==> 08-10: inputs <==
==> flow/design.v <==
`timescale 1ns / 1ps
module lms_core #(
    parameter WIDTH = 16,
    parameter FRAC  = 8
)(
    input wire clk,
    input wire rst,
    input wire start,
    input wire signed [WIDTH-1:0] x_in,
    input wire signed [WIDTH-1:0] d_in,
    output reg signed [WIDTH-1:0] y_out,
    output reg signed [WIDTH-1:0] e_out,
    output reg done
);
    localparam signed [WIDTH-1:0] MU_FIXED = 16'd2; 
    reg signed [WIDTH-1:0] w0, w1, w2, w3, w4, w5, w6, w7;
    reg signed [WIDTH-1:0] x0, x1, x2, x3, x4, x5, x6, x7;
    reg [4:0] bit_idx;       
    reg signed [31:0] acc;       
    reg signed [WIDTH-1:0] w_sum;  
    reg signed [WIDTH-1:0] slice_reg; 
    reg signed [31:0] slice_shifted;
    reg signed [WIDTH-1:0] term0, term1, term2, term3, term4, term5, term6, term7;
    reg [2:0] state;
    localparam IDLE = 0, CALC_OFFSET = 1, CALC_SLICE = 2, CALC_ACC = 3, CALC_E = 4, UPDATE_W = 5;
    function signed [WIDTH-1:0] fixed_mul;
        input signed [WIDTH-1:0] a, b;
        reg signed [2*WIDTH-1:0] res;
        begin
            res = a * b;
            fixed_mul = res >>> FRAC;
        end
    endfunction
    always @(posedge clk) begin
        if (rst) begin
            w0<=0; w1<=0; w2<=0; w3<=0; w4<=0; w5<=0; w6<=0; w7<=0;
            x0<=0; x1<=0; x2<=0; x3<=0; x4<=0; x5<=0; x6<=0; x7<=0;
            y_out <= 0; e_out <= 0; done <= 0;
            state <= IDLE;
        end else begin
            case (state)
                IDLE: begin
                    done <= 0;
                    if (start) begin
                        x7<=x6; x6<=x5; x5<=x4; x4<=x3; x3<=x2; x2<=x1; x1<=x0;
                        x0 <= x_in;
                        state <= CALC_OFFSET;
                    end
                end
                CALC_OFFSET: begin
                    w_sum = w0 + w1 + w2 + w3 + w4 + w5 + w6 + w7;
                    acc <= -w_sum; 
                    bit_idx <= 0; 
                    state <= CALC_SLICE;
                end
                CALC_SLICE: begin
                    if (bit_idx == WIDTH-1) begin
                         slice_reg <= (x0[bit_idx] ? -w0 : w0) + 
                                      (x1[bit_idx] ? -w1 : w1) + 
                                      (x2[bit_idx] ? -w2 : w2) + 
                                      (x3[bit_idx] ? -w3 : w3) + 
                                      (x4[bit_idx] ? -w4 : w4) + 
                                      (x5[bit_idx] ? -w5 : w5) + 
                                      (x6[bit_idx] ? -w6 : w6) + 
                                      (x7[bit_idx] ? -w7 : w7);
                    end else begin
                         slice_reg <= (x0[bit_idx] ? w0 : -w0) + 
                                      (x1[bit_idx] ? w1 : -w1) + 
                                      (x2[bit_idx] ? w2 : -w2) + 
                                      (x3[bit_idx] ? w3 : -w3) + 
                                      (x4[bit_idx] ? w4 : -w4) + 
                                      (x5[bit_idx] ? w5 : -w5) + 
                                      (x6[bit_idx] ? w6 : -w6) + 
                                      (x7[bit_idx] ? w7 : -w7);
                    end
                    state <= CALC_ACC;
                end
                CALC_ACC: begin
                    slice_shifted = {{16{slice_reg[15]}}, slice_reg};
                    acc <= acc + (slice_shifted <<< bit_idx);
                    if (bit_idx == WIDTH-1)
                        state <= CALC_E;
                    else begin
                        bit_idx <= bit_idx + 1;
                        state <= CALC_SLICE;
                    end
                end
                CALC_E: begin
                    y_out <= acc >>> 9;
                    e_out <= d_in - (acc >>> 9);
                    state <= UPDATE_W;
                end
                UPDATE_W: begin
                    term0 = fixed_mul(MU_FIXED, x0);
                    term1 = fixed_mul(MU_FIXED, x1);
                    term2 = fixed_mul(MU_FIXED, x2);
                    term3 = fixed_mul(MU_FIXED, x3);
                    term4 = fixed_mul(MU_FIXED, x4);
                    term5 = fixed_mul(MU_FIXED, x5);
                    term6 = fixed_mul(MU_FIXED, x6);
                    term7 = fixed_mul(MU_FIXED, x7);
                    if (e_out > 0) begin
                        w0 <= w0 + term0; w1 <= w1 + term1; w2 <= w2 + term2; w3 <= w3 + term3;
                        w4 <= w4 + term4; w5 <= w5 + term5; w6 <= w6 + term6; w7 <= w7 + term7;
                    end else if (e_out < 0) begin
                        w0 <= w0 - term0; w1 <= w1 - term1; w2 <= w2 - term2; w3 <= w3 - term3;
                        w4 <= w4 - term4; w5 <= w5 - term5; w6 <= w6 - term6; w7 <= w7 - term7;
                    end
                    done <= 1;
                    state <= IDLE;
                end
            endcase
        end
    end
endmodule
==> flow/run.sh <==
#!/bin/bash
# the make line also repeats each setting of config.mk as NAME=value (left out here)
make -C /OpenROAD-flow-scripts/flow DESIGN_CONFIG=/design/flow/config.mk WORK_HOME=/design/flow/orfs CLKGATE_MAP_FILE= finish
==> flow/config.mk <==
export PLATFORM = sky130hd
export DESIGN_NAME = lms_core
export DESIGN_NICKNAME = lms_core
export VERILOG_FILES = /design/flow/design.v
export SDC_FILE = /design/flow/constraint.sdc
export NUM_CORES = 4
export LEC_CHECK = 0
export CAP_MARGIN = 20
export CORE_MARGIN = 2
export CORE_UTILIZATION = 51
export SLEW_MARGIN = 20
==> flow/constraint.sdc <==
create_clock -name core_clock -period 7.42 [get_ports {clk}]
set_input_delay 1.4840 -clock core_clock [delete_from_list [all_inputs] [get_ports {clk}]]
set_output_delay 1.4840 -clock core_clock [all_outputs]
set_load 0.01 [all_outputs]
==> 08-28 (differences from 08-10) <==
- CORE_UTILIZATION: 51 -> 40
==> qor summary <==
item	08-10	08-28
Flop2flop setup slack	0.38 ns	0.46 ns
GR Layer Usage met3	3.03%	2.59%
Clock-pin transition on the worst setup and hold timing paths	0.07 ns	0.06 ns
Worst setup margin	0.381 ns	0.461 ns
Stage delay of the slowest cell on the critical path	0.55 ns	0.59 ns
Signal arrival time at the worst endpoint	7.35 ns	7.29 ns
Logic pwr share	9.1%	8.9%
Core occupancy in the finished layout	56.2%	44.1%
Power consumed by the clock network	2.22 mW	2.21 mW
Wire length of the first global-routing pass	168 mm	169 mm
Tightest slew margin relative to the limit	28.7%	32.4%
Combinational share of cell area	66.3%	65.9%
Proportion of total power due to net switching	26.1%	26.4%
Run status	complete, no violations	complete, no violations
Standby leakage power	16.0 nW	16.0 nW
Routed metal-1 wire length	50.2 mm	48.9 mm
Worst endpoint required time	7.74 ns	7.75 ns
Antenna violations before repair	1	0
Power and IR drop assume default switching activity.
